// enduro_video
module enduro_video(iRST_n,
                    iVGA_CLK,
                    show_cars,
                    car_user_x,
                    car2_x,
                    car2_y,
                    car3_x,
                    car3_y,
                    oBLANK_n,
                    oHS,
                    oVS,
                    b_data,
                    g_data,
                    r_data);
input iRST_n;
input iVGA_CLK;
input show_cars;
input [9:0] car_user_x;
input [9:0] car2_x;
input [9:0] car2_y;
input [9:0] car3_x;
input [9:0] car3_y;
output reg oBLANK_n;
output reg oHS;
output reg oVS;
output [7:0] b_data;
output [7:0] g_data;
output [7:0] r_data;
wire rst;
reg [18:0] ADDR;
wire [9:0] SCREEN_HEIGHT;
wire [10:0] SCREEN_WIDTH;
wire [5:0] CAR_WIDTH, CAR_HEIGHT;
wire [8:0] CAR_USER_Y;
wire [23:0] BGR_data_out;
assign SCREEN_HEIGHT = 10'd480;
assign SCREEN_WIDTH = 11'd640;
assign CAR_WIDTH = 6'd23;
assign CAR_HEIGHT = 6'd36;
assign CAR_USER_Y = SCREEN_HEIGHT - CAR_HEIGHT;
wire [23:0] bgr_data_raw;
wire cBLANK_n,cHS,cVS;
assign rst = ~iRST_n;
video_sync_generator LTM_ins (.vga_clk(iVGA_CLK),
                              .reset(rst),
                              .blank_n(cBLANK_n),
                              .HS(cHS),
                              .VS(cVS));
always@(posedge iVGA_CLK, negedge iRST_n)
begin
  if (!iRST_n)
     ADDR<=19'd0;
  else if (cHS==1'b0 && cVS==1'b0)
     ADDR<=19'd0;
  else if (cBLANK_n==1'b1)
     ADDR<=ADDR+1;
end
    draw_dynamic_cars draw_cars(
			.clk(iVGA_CLK),
        .addr(ADDR),
        .bgr_data_in(bgr_data_raw),
        .bgr_data_out(BGR_data_out),
			.SHOW_CARS(show_cars),
        .CAR_WIDTH(CAR_WIDTH),
        .CAR_HEIGHT(CAR_HEIGHT),
        .SCREEN_WIDTH(SCREEN_WIDTH),
        .SCREEN_HEIGHT(SCREEN_HEIGHT),
			.CAR_USER_Y(CAR_USER_Y),
        .car_user_x(car_user_x),
        .car2_x(car2_x),
        .car2_y(car2_y),
        .car3_x(car3_x),
        .car3_y(car3_y)
    );
mem_saida_seq memu0 (
    .endereco(ADDR),
	.data_out(bgr_data_raw)
);
assign b_data = BGR_data_out[7:0];
assign g_data = BGR_data_out[15:8];
  ...
make LEC_CHECK=0 CAP_MARGIN=20 CORE_ASPECT_RATIO=0.88 CORE_MARGIN=2 CORE_UTILIZATION=72 CTS_CLUSTER_SIZE=14 HOLD_SLACK_MARGIN=-0.08 PLACE_DENSITY_LB_ADDON=0.24 SLEW_MARGIN=0 finish   # period 5.9 ns
run.sh (not shown) runs the stock make flow with config.mk's settings and CLKGATE_MAP_FILE=.
The starting point ended with an error in 5_1_grt.
Then changed:
Settings changed: CORE_ASPECT_RATIO 0.88 to unset, CORE_UTILIZATION 72 to 66, CTS_CLUSTER_SIZE 14 to unset, HOLD_SLACK_MARGIN -0.08 to unset, PLACE_DENSITY_LB_ADDON 0.24 to unset, SLEW_MARGIN 0 to 20.
Clock period 5.9 ns to 9.88 ns, I/O delays scaled along.
The changed run ran to the end with no violations.
Synthesized cell count does not change.
Synthesized area stays the same.
Die size rises by 8.9%.
Then changed:
Settings changed: ABC_AREA set to 1, CORE_UTILIZATION 66 to 71, CTS_CLUSTER_SIZE set to 40, PLACE_DENSITY_LB_ADDON set to 0.06.
Clock period 9.88 ns to 10.6 ns, I/O delays scaled along.
Result:
- The new run completed with no timing, DRC or antenna violations
- sequential share of layout area rose by 0.27 points
- maximum frequency fell by 11%
- wire length fell by 5.7%
- global-route usage rose by 3.6 points
- clock-buffer cell count fell by 1
- clock skew hardly moves
- die area fell by 12%
- non-clock buffer count fell by 27
- sequential power fell by about 7%
Then changed:
Settings changed: ABC_AREA 1 to unset, CORE_UTILIZATION 71 to 40, CTS_CLUSTER_SIZE 40 to unset, PLACE_DENSITY_LB_ADDON 0.06 to unset.
Clock period 10.6 ns to 15.0 ns, I/O delays scaled along.
Result: The new run passed the timing, design-rule and antenna checks. Cell count climbs by 1.8%. Routed wire length climbs by 3.8%. Die size climbs by 87%. Synthesized cell count drops by 7.3%. Hold slack gets worse by 0.013 ns. Cell area climbs by 7.6%.
Then changed:
Settings changed: ABC_AREA set to 0, CORE_UTILIZATION 40 to 26, CTS_CLUSTER_DIAMETER set to 296, CTS_CLUSTER_SIZE set to 100, HOLD_SLACK_MARGIN set to 0.23, PLACE_DENSITY set to 0.83.
After rerunning: Global-route usage goes down by 9.4 points. Wire length decreases slightly. Flip-flop count is unchanged. Design area increases by a few percent. Die size grows by well over a third. Count of clock-buffer cells in the layout does not change. Clock skew falls by 0.0053 ns. Utilization came out lower by 15 points.
Then changed:
Settings changed: ABC_AREA 0 to unset, CORE_UTILIZATION 26 to 40, CTS_CLUSTER_DIAMETER 296 to 399, HOLD_SLACK_MARGIN 0.23 to unset, PLACE_DENSITY 0.83 to unset, TNS_END_PERCENT set to 15.
What happened: The changed run ran to the end with no violations; final area decreases by 2.0%; area after synthesis does not change; global-route usage increases by 9.4 points.


Starting RTL as in the previous note.
==> flow/design.v (excerpt) <==
module enduro_video(iRST_n,
                    iVGA_CLK,
                    show_cars,
                    car_user_x,
                    car2_x,
                    car2_y,
                    car3_x,
                    car3_y,
                    oBLANK_n,
                    oHS,
                    oVS,
                    b_data,
                    g_data,
                    r_data);
clock: 15.0 ns
lec_check: 0
abc_area: 0
cap_margin: 20
core_aspect_ratio: 0.5
core_margin: 2
core_utilization: 58
cts_cluster_diameter: 285
cts_cluster_size: 100
hold_slack_margin: 0.23
place_density: 0.83
slew_margin: 20
Change:
--- a/flow/config.mk
+++ b/flow/config.mk
@@ -9,5 +9,4 @@
 export CAP_MARGIN = 20
-export CORE_ASPECT_RATIO = 0.5
 export CORE_MARGIN = 2
-export CORE_UTILIZATION = 58
+export CORE_UTILIZATION = 65
 export CTS_CLUSTER_DIAMETER = 285
@@ -15,3 +14,3 @@
 export HOLD_SLACK_MARGIN = 0.23
-export PLACE_DENSITY = 0.83
+export PLACE_DENSITY = 0.38
 export SLEW_MARGIN = 20
Critical path depth shrinks by 5; global-route usage goes up by 6.2 points; hold slack barely changes; final area drops slightly; final cell count went down slightly; die area falls by roughly a tenth.
Change:
--- a/flow/config.mk
+++ b/flow/config.mk
@@ -10,3 +10,3 @@
 export CORE_MARGIN = 2
-export CORE_UTILIZATION = 65
+export CORE_UTILIZATION = 38
 export CTS_CLUSTER_DIAMETER = 285
@@ -14,3 +14,4 @@
 export HOLD_SLACK_MARGIN = 0.23
-export PLACE_DENSITY = 0.38
+export PLACE_DENSITY = 0.35
 export SLEW_MARGIN = 20
+export TNS_END_PERCENT = 10
After rerunning: The changed run finished clean; worst hold slack improves by 50 ps; final cell count climbs by 9.2%; register-to-register slack degrades by 30 ps; worst setup slack degrades by 39 ps; utilization drops by 28 points; synthesized cell count is unchanged; routed wire length climbs by 17%; clock skew climbs by 9.8 ps; via count drops by 4.7%; sequential share of layout area is about the same; power climbs by 3.7%.
Power figures rest on the tool's default switching activity, not on a simulated workload.
